## red
// top
module top(
    input wire clk,
    input wire reset,
    input wire [7:0] next_in,
    output wire [7:0] f
    );
Size: about 1,700 cells after synthesis, about 18 I/O pins, ~0.012 mm2 of cells after synthesis.
clock: 10.0 ns
lec_check: 0
abc_area: 1
cap_margin: 20
cell_pad_in_sites_detail_placement: 1
cell_pad_in_sites_global_placement: 3
core_aspect_ratio: 0.5
core_margin: 2
core_utilization: 42
cts_cluster_diameter: 351
cts_cluster_size: 98
slew_margin: 35
tns_end_percent: 30
run.sh (not shown) runs the stock make flow with config.mk's settings and CLKGATE_MAP_FILE=.
red reached the end of the flow, and the finished layout is clean on the timing, DRC and antenna checks.
Edits applied to the flow inputs when going from red to blue:
Settings: clearing CELL_PAD_IN_SITES_DETAIL_PLACEMENT, which used to be 1; swapping 42 for 61 in CORE_UTILIZATION; swapping 3 for 1 in CELL_PAD_IN_SITES_GLOBAL_PLACEMENT; putting PLACE_DENSITY at 0.37 where nothing was set; swapping 0.5 for 1.95 in CORE_ASPECT_RATIO.
In the reports for red and blue, the larger part of the total power dissipated in sequential elements belongs to red.
Changes observed in blue relative to red: wire length fell 9.1%, switching power total now larger.
met1 usage in global routing sits lower in blue than in red.
Row met3 track demand over resource: blue higher / red lower
What green does differently from blue at the input level:
Settings: clearing ABC_AREA, which used to be 1; clearing PLACE_DENSITY, which used to be 0.37; swapping 61 for 67 in CORE_UTILIZATION; swapping 351 for 133 in CTS_CLUSTER_DIAMETER; swapping 98 for 20 in CTS_CLUSTER_SIZE; swapping 35 for 20 in SLEW_MARGIN; clearing TNS_END_PERCENT, which used to be 30; clearing CORE_ASPECT_RATIO, which used to be 1.95; swapping 1 for 0 in CELL_PAD_IN_SITES_GLOBAL_PLACEMENT.
==> results <==
green: all stages done; final checks FAILED (setup timing).
Diff green..blue | area reported by Yosys stat | negligible
Compared with blue, green shows area of the placeable core lower by 9.8%.
When the final numbers for blue and green were put side by side, the multi-input combinational cell count turned out to be greater in blue.
Relative to green, the following input files were edited for orange:
Settings: an added ABC_AREA of 1; an added CELL_PAD_IN_SITES_DETAIL_PLACEMENT of 1; an added CORE_ASPECT_RATIO of 1.2; a change of CORE_UTILIZATION from 67 to 42; a change of CTS_CLUSTER_SIZE from 20 to 75; a change of CORE_MARGIN from 2 to 9; an added TNS_END_PERCENT of 50; a change of CELL_PAD_IN_SITES_GLOBAL_PLACEMENT from 0 to 1; an added GPL_ROUTABILITY_DRIVEN of 0; an added SETUP_SLACK_MARGIN of 1.59; a change of SLEW_MARGIN from 20 to 5; an added GPL_TIMING_DRIVEN of 0; an added MAX_ROUTING_LAYER of met4.
==> comparison <==
Both conditions hold for orange: the flow ran to the end and the final layout passed the timing, DRC and antenna checks.
green finished all stages; however, its layout fails the closing checks, the failures being setup timing.
Taking green as the reference, in orange die size went up by about 80%; count of buffers added by post-CTS timing repair for setup +about 35%.
Relative to green, the clock period minus worst slack of orange is lower by 2.11 ns.
[orange] share of power burned in combinational logic rose 0.5 points relative to green
Compared to green, the routing of orange uses more wire.
Looking at biggest cell delay along the critical path across green and orange, the one that comes out lower is orange.
When orange is set beside green, its total routing resource utilization after global routing turns out to be 12 points smaller.
Compared with green, orange has extra setup slack.
Changes observed in orange relative to green: count of non-CTS inverters in the layout higher, first-pass GRT wire length rose 23%, layout overhead on the synthesized area went up 3.9 points.
Here is what was changed in the inputs of purple compared with orange.
Settings: PLACE_DENSITY_LB_ADDON now 0.2, previously not set; CELL_PAD_IN_SITES_GLOBAL_PLACEMENT now 0, was 1; TNS_END_PERCENT no longer set, was 50; GPL_TIMING_DRIVEN no longer set, was 0; GPL_ROUTABILITY_DRIVEN no longer set, was 0; CORE_MARGIN now 2, was 9; CORE_UTILIZATION now 72, was 42; CORE_ASPECT_RATIO no longer set, was 1.2; SETUP_SLACK_MARGIN no longer set, was 1.59; CTS_CLUSTER_SIZE now 20, was 75; SLEW_MARGIN now 20, was 5; CELL_PAD_IN_SITES_DETAIL_PLACEMENT no longer set, was 1; MAX_ROUTING_LAYER no longer set, was met4.
Results
orange → purple: multi-input logic area went down 14%; die area now sits lower; final cell count decreased 267; power density over cell area grew by about 16%. Floorplan-stage core utilization is higher on purple. Compared to orange, the router laid down less metal wire for purple. Comparing worst setup slack for purple and orange, the smaller number came from purple.

---

Setup of build 96:
Starting RTL as in the previous note.
export LEC_CHECK = 0
export ABC_AREA = 1
export CAP_MARGIN = 20
export CORE_MARGIN = 2
export CORE_UTILIZATION = 72
export SLEW_MARGIN = 20
create_clock -name core_clock -period 13.2 [get_ports {clk}]
Inputs modified between build 96 and build 62:
Settings: an added SETUP_SLACK_MARGIN of -0.29; a deleted ABC_AREA that had been 1; a change of the clock period (ns, I/O delays scaled along) from 13.2 to 5.35.
==> results <==
Of build 96 and build 62, just one finished clean: build 96. Build 62 is listed as incomplete: the tool reported an error in global routing (5_1_grt) and the run ended there. In build 62, last weighted congestion value of the routability-driven placer is higher than in build 96. Taking build 96 as the reference, in build 62 share of async-settable or async-resettable flops after synthesis shows no meaningful change, total die area shows no meaningful change, worst setup slack after placement shows a reduction of 8910 ps, count of different cell masters after synthesis shows an increase of 53. Run comparison: build 62 main kind of combinational logic by area AND-OR/OR-AND gates; build 96 main kind of combinational logic by area simple AND/OR/NAND/NOR gates. Between build 62 and build 96, the difference in area after synthesis is negligible. | sequential-to-total area share from yosys stat | build 96 vs build 62 | ≈ equal |. Diff build 96 -> build 62 | synthesized cell count | decrease of about 22%.
diff inputs: build 62 => build 89
Settings: clearing SETUP_SLACK_MARGIN, which used to be -0.29; swapping 72 for 40 in CORE_UTILIZATION; swapping 5.35 for 12.0 in the clock period (ns, I/O delays scaled along).
--- outcome ---
Of build 62 and build 89, only build 62 fails to reach the end of the flow. Re routability-driven placement congestion ratio: build 89 is 0.16 down on build 62. For the cell row count, build 89 came in 16 higher than build 62 did. Die area delta (build 89 − build 62): unfavourable. Proportion of synthesized flip-flops having asynchronous set or reset: build 89 vs build 62, no meaningful difference. As far as synthesized area goes, build 89 and build 62 are indistinguishable; the numbers are identical. Worst setup slack before clock tree synthesis (higher): build 89. Build 89 against build 62; core area is up by more than half. Build 89 vs build 62: standard cell area after detailed placement down by more than 10%.
### build 89 -> build 46
Settings: PLACE_DENSITY_LB_ADDON: unset -> 0.11; CORE_MARGIN: 2 -> 7; CTS_CLUSTER_DIAMETER: unset -> 392; CORE_ASPECT_RATIO: unset -> 0.5; CORE_UTILIZATION: 40 -> 33; CTS_CLUSTER_SIZE: unset -> 16; CELL_PAD_IN_SITES_DETAIL_PLACEMENT: unset -> 1.
--- outcome ---
Comparing build 46 and build 89, the lower placeable core region is on build 89.
As of build 46, fill cell total of the finished layout had risen by more than a quarter compared to build 89.
The run showing the greater post-route clock period utilization is build 46.
Relative to build 46, the following input files were edited for build 68:
Settings: a change of CORE_MARGIN from 7 to 2; an added PLACE_DENSITY of 0.66; a deleted PLACE_DENSITY_LB_ADDON that had been 0.11; a deleted CTS_CLUSTER_SIZE that had been 16; a change of CORE_UTILIZATION from 33 to 72; a deleted CTS_CLUSTER_DIAMETER that had been 392; a deleted CELL_PAD_IN_SITES_DETAIL_PLACEMENT that had been 1; a deleted CORE_ASPECT_RATIO that had been 0.5; a change of the clock period (ns, I/O delays scaled along) from 12.0 to 10.4.
### Flow results
- | build 68 | all stages done | FAIL | negative setup slack |
- Looking at wire length after detailed routing across build 68 and build 46, the one that comes out lower is build 68.
- Build 68 reports a lower sequential share of cell area than build 46 does.
- [diff] power dissipated by switching net loads, build 68 relative to build 46: regression
- From build 46 to build 68 the numbers moved as follows: number of sequential storage elements about even, post-route fraction of the period consumed by the critical path climbed 7.1 points, final area went up 510 µm², data arrival time of the critical path went down by 760 ps, die width lost 150 µm.
- In the flow results for build 68 and build 46, the area growth from synthesis to final layout is larger on build 68.
Power figures rest on the tool's default switching activity, not on a simulated workload.
